==> flow/design.v (excerpt) <==
module attitude_estimation(
    input clk,
    input reset,
    output SCLK,
    output MOSI,
    input  MISO_G,
    output SS_G,
    input  MISO_A,
    output SS_A,
    output [15:0] gyro_x,
    output [15:0] gyro_y,
    output [15:0] accl_x,
    output [15:0] accl_y,
    output [15:0] accl_z
    );
For scale: about 4600 cells after synthesis, ~230 flip-flops, ~88 I/O pins.
clock: 10.2 ns
lec_check: 0
abc_area: 0
cap_margin: 20
cell_pad_in_sites_detail_placement: 2
core_aspect_ratio: 1.18
core_margin: 2
core_utilization: 41
cts_cluster_size: 82
gpl_routability_driven: 1
gpl_timing_driven: 1
hold_slack_margin: 0.22
max_routing_layer: met4
slew_margin: 20
tns_end_percent: 40
run.sh (not shown) runs the stock make flow with config.mk's settings and CLKGATE_MAP_FILE=.
The first run ended with an error in detailed placement.
==> next run, changes <==
- CELL_PAD_IN_SITES_DETAIL_PLACEMENT: 2 -> not set
- CORE_ASPECT_RATIO: 1.18 -> not set
- CORE_UTILIZATION: 41 -> 58
- CTS_CLUSTER_SIZE: 82 -> not set
- HOLD_SLACK_MARGIN: 0.22 -> not set
- SETUP_SLACK_MARGIN: not set -> 2.38
- TNS_END_PERCENT: 40 -> 5
- clock period: 10.2 -> 9.39 ns (I/O delays scaled with it)
This time the run completed, yet does not pass: negative setup slack. Synthesized cell count is unchanged. Area after synthesis stays the same. Die size goes down by 29%.
==> next run, changes <==
- ABC_AREA: 0 -> 1
- CORE_UTILIZATION: 58 -> 72
- CTS_CLUSTER_DIAMETER: not set -> 207
- PLACE_DENSITY_LB_ADDON: not set -> 0.03
- SETUP_SLACK_MARGIN: 2.38 -> not set
- TNS_END_PERCENT: 5 -> 40
- clock period: 9.39 -> 11.2 ns (I/O delays scaled with it)
=>
- This time the run passed the timing, design-rule and antenna checks
- power is higher by 8.0%
- clock skew hardly moves
- first-iteration DRC count is higher by 140%
- non-clock buffer count is lower by 1229
- die area is lower by 13%
==> next run, changes <==
- ABC_AREA: 1 -> not set
- CTS_CLUSTER_DIAMETER: 207 -> not set
- GPL_ROUTABILITY_DRIVEN: 1 -> not set
- GPL_TIMING_DRIVEN: 1 -> not set
- PLACE_DENSITY: not set -> 0.35
- PLACE_DENSITY_LB_ADDON: 0.03 -> not set
- SETUP_SLACK_MARGIN: not set -> 3.19
- TNS_END_PERCENT: 40 -> not set
- clock period: 11.2 -> 10.8 ns (I/O delays scaled with it)
Result: This time the run never finished: it broke off in global routing; die area shrinks by 6.9%; synthesized area drops by 7.0%; synthesized cell count came out lower by 24%.
==> next run, changes <==
- CTS_CLUSTER_SIZE: not set -> 51
- MAX_ROUTING_LAYER: met4 -> not set
- SETUP_SLACK_MARGIN: 3.19 -> 1.36
- clock period: 10.8 -> 5.42 ns (I/O delays scaled with it)
=>
- The new run failed in clock tree synthesis
- die size stays the same
- area after synthesis does not change
- synthesized cell count is unchanged
==> next run, changes <==
- CORE_UTILIZATION: 72 -> 65
- CTS_CLUSTER_SIZE: 51 -> not set
- MAX_ROUTING_LAYER: not set -> met4
- PLACE_DENSITY: 0.35 -> not set
- SETUP_SLACK_MARGIN: 1.36 -> not set
- clock period: 5.42 -> 10.8 ns (I/O delays scaled with it)
- With this change the flow reached the layout checks and failed them: negative setup slack
- synthesized cell count does not change
- die size rose by 11%
- area after synthesis stays the same

## job 743
attitude_estimation again, from the RTL that the note above started with.
clock: 12.0 ns
lec_check: 0
cap_margin: 15
cell_pad_in_sites_detail_placement: 1
cell_pad_in_sites_global_placement: 1
core_aspect_ratio: 0.6
core_margin: 2
core_utilization: 40
gpl_routability_driven: 0
place_density: 0.87
slew_margin: 20
tns_end_percent: 20
What the final checks of job 743 revealed, after a flow that finished every stage, was a layout that fails on setup timing.
> inputs changed (job 743 -> job 2017)
# job 743
export LEC_CHECK = 0
export CAP_MARGIN = 15
export CELL_PAD_IN_SITES_DETAIL_PLACEMENT = 1
export CELL_PAD_IN_SITES_GLOBAL_PLACEMENT = 1
export CORE_ASPECT_RATIO = 0.6
export CORE_MARGIN = 2
export CORE_UTILIZATION = 40
export GPL_ROUTABILITY_DRIVEN = 0
export PLACE_DENSITY = 0.87
export SLEW_MARGIN = 20
export TNS_END_PERCENT = 20
create_clock -name core_clock -period 12.0 [get_ports {clk}]
# job 2017
export LEC_CHECK = 0
export CAP_MARGIN = 20
export CORE_MARGIN = 2
export CORE_UTILIZATION = 65
export GPL_ROUTABILITY_DRIVEN = 0
export GPL_TIMING_DRIVEN = 1
export HOLD_SLACK_MARGIN = 0.1
export SLEW_MARGIN = 20
create_clock -name core_clock -period 16.0 [get_ports {clk}]
## What came out
Job 2017 | stages: all done | timing, DRC, antenna: all pass. Per the comparison of job 2017 with job 743, final worst setup slack moved up; overall track demand over capacity in global routing grew by 0.43 points; fraction of area in registers higher; area growth from synthesis to layout went down 13 points.
The inputs of job 5687 differ from those of job 2017 as listed below.
# job 2017
export LEC_CHECK = 0
export CAP_MARGIN = 20
export CORE_MARGIN = 2
export CORE_UTILIZATION = 65
export GPL_ROUTABILITY_DRIVEN = 0
export GPL_TIMING_DRIVEN = 1
export HOLD_SLACK_MARGIN = 0.1
export SLEW_MARGIN = 20
create_clock -name core_clock -period 16.0 [get_ports {clk}]
# job 5687
export LEC_CHECK = 0
export CAP_MARGIN = 20
export CELL_PAD_IN_SITES_GLOBAL_PLACEMENT = 2
export CORE_ASPECT_RATIO = 0.95
export CORE_MARGIN = 7
export CORE_UTILIZATION = 65
export CTS_CLUSTER_DIAMETER = 21
export CTS_CLUSTER_SIZE = 31
export GPL_ROUTABILITY_DRIVEN = 0
export GPL_TIMING_DRIVEN = 1
export HOLD_SLACK_MARGIN = 0.22
export MIN_ROUTING_LAYER = met2
export PLACE_DENSITY_LB_ADDON = 0.0
export SETUP_SLACK_MARGIN = 2.77
export SLEW_MARGIN = 35
create_clock -name core_clock -period 16.0 [get_ports {clk}]
Notes after the runs:
Job 5687 never completed; the flow aborted with a tool error in 3_1_place_gp_skip_io. Diff job 2017..job 5687 | area of the synthesized netlist per yosys stat | unchanged. [job 5687 vs job 2017] y dimension of the die: higher in job 5687. Diff job 2017 -> job 5687: core footprint fell 0.79%; number of placement rows fell 3.3%; post-synthesis register bit count about even.
[inputs] job 9789 vs job 5687
# job 5687
export LEC_CHECK = 0
export CAP_MARGIN = 20
export CELL_PAD_IN_SITES_GLOBAL_PLACEMENT = 2
export CORE_ASPECT_RATIO = 0.95
export CORE_MARGIN = 7
export CORE_UTILIZATION = 65
export CTS_CLUSTER_DIAMETER = 21
export CTS_CLUSTER_SIZE = 31
export GPL_ROUTABILITY_DRIVEN = 0
export GPL_TIMING_DRIVEN = 1
export HOLD_SLACK_MARGIN = 0.22
export MIN_ROUTING_LAYER = met2
export PLACE_DENSITY_LB_ADDON = 0.0
export SETUP_SLACK_MARGIN = 2.77
export SLEW_MARGIN = 35
create_clock -name core_clock -period 16.0 [get_ports {clk}]
# job 9789
export LEC_CHECK = 0
export CAP_MARGIN = 20
export CORE_MARGIN = 2
export CORE_UTILIZATION = 10
export SLEW_MARGIN = 20
create_clock -name core_clock -period 22.1 [get_ports {clk}]
Results
- Job 9789 did not stop at any stage, and its layout met the timing, design-rule and antenna checks.
- Job 9789 against job 5687: area after synthesis roughly the same, horizontal die dimension higher.
- Compared with job 5687, job 9789 shows floorplan-stage core utilization lower by 56 points.
- Post-synthesis share of cell area spent on xor and xnor gates came out exactly the same in job 9789 and job 5687.
- Re part of the Yosys area used for sequential elements: no difference whatsoever between job 9789 and job 5687.
- Row site row count: job 9789 higher / job 5687 lower
- Job 9789 against job 5687: total cell area reported by yosys after synthesis did not really move, die extent in y went up, die size went up, area of the core went up.
Here is what was changed in the inputs of job 2984 compared with job 9789.
# job 9789
export LEC_CHECK = 0
export CAP_MARGIN = 20
export CORE_MARGIN = 2
export CORE_UTILIZATION = 10
export SLEW_MARGIN = 20
create_clock -name core_clock -period 22.1 [get_ports {clk}]
# job 2984
export LEC_CHECK = 0
export ABC_AREA = 1
export CAP_MARGIN = 20
export CORE_MARGIN = 2
export CORE_UTILIZATION = 72
export CTS_CLUSTER_DIAMETER = 384
export SETUP_SLACK_MARGIN = 0.76
export SLEW_MARGIN = 20
create_clock -name core_clock -period 6.19 [get_ports {clk}]
Results
- Of job 9789 and job 2984, the run reporting the lower cell count after placement was job 2984.
- Final weighted congestion in routability-driven placement: job 2984 higher than job 9789
- Lower HPWL after detailed placement was reported by job 9789, not job 2984.
- Job 2984 never completed; the flow aborted with a tool error in 4_1_cts.

job 7843:
Starting RTL as in the previous note.
clock: 16.0 ns
lec_check: 0
cap_margin: 20
core_aspect_ratio: 1.21
core_margin: 2
core_utilization: 65
cts_cluster_size: 12
gpl_routability_driven: 1
gpl_timing_driven: 1
min_routing_layer: met2
place_density_lb_addon: 0.0
slew_margin: 20
What job 7101 does differently from job 7843 at the input level:
- a deleted MIN_ROUTING_LAYER that had been met2
- a change of CORE_UTILIZATION from 65 to 40
- a deleted CORE_ASPECT_RATIO that had been 1.21
- a deleted CTS_CLUSTER_SIZE that had been 12
- a deleted GPL_ROUTABILITY_DRIVEN that had been 1
- a deleted PLACE_DENSITY_LB_ADDON that had been 0.0
- a deleted GPL_TIMING_DRIVEN that had been 1
- a change of the clock period (ns, I/O delays scaled along) from 16.0 to 25.0
Findings:
- Job 7101: PASS, flow complete, no timing, DRC or antenna violations
- Non-clock buffer area fraction after layout: job 7101 vs job 7843 — no meaningful difference
- Compared with job 7843, in job 7101 measured slew at the worst slew-check pin dropped 0.015 ns; clock network latency to the later pin of the worst-skew pair decreased 0.02 ns; number of buffers created by CTS grew by about 3.6%.
- Per the comparison of job 7101 with job 7843, placed cell count higher; fraction of area in multi-input gates went down 1.3 points.
- Compare job 7101 and job 7843 | total half-perimeter wirelength after legalization and detailed placement higher: job 7101
- Fmax of job 7101 is on par with job 7843.
- Global-route usage: job 7101 vs job 7843 down 24 points
Input-level comparison between job 5957 and job 7101:
- the clock period (ns, I/O delays scaled along) now 14.6, was 25.0
[summary]
- [compare] base=job 7101 new=job 5957: worst endpoint required time went down, sequential fraction of design power went up, clock distribution power went up, leakage dissipation did not really move.
- Run comparison: job 7101 highest routed metal layer met5; job 5957 highest routed metal layer met4
- Of the two values seen for critical path endpoint, preprocessor.Unit_Delay3_out1[3]$_SDFFE_PP0P_ was produced by job 7101 and preprocessor.Unit_Delay2_out1[8]$_SDFFE_PP0P_ by job 5957.
- NOTE number of clock buffers inserted by TritonCTS job 7101->job 5957 increased by a few percent
Edits applied to the flow inputs when going from job 5957 to job 1594:
- an added PLACE_DENSITY of 0.35
- an added SETUP_SLACK_MARGIN of 1.36
- an added CTS_CLUSTER_SIZE of 51
- a change of CORE_UTILIZATION from 40 to 72
- a change of the clock period (ns, I/O delays scaled along) from 14.6 to 5.3
[summary]
- Comparing job 1594 and job 5957, the lower sum of net half-perimeters after detailed placement was measured on job 5957.
- The die used by job 1594 is smaller than the one used by job 5957.
- Against job 5957 as the reference, job 1594 delivers a higher post-place instance area.
- In the summary table, job 1594 is marked failed, with error DPL-0038 raised in 4_1_cts.
- Taking job 1594 as 1.0, job 5957 lands at 1.3 on die height.
- Routability congestion estimate: job 1594 vs job 5957 up 0.076
Power and IR drop assume default switching activity.
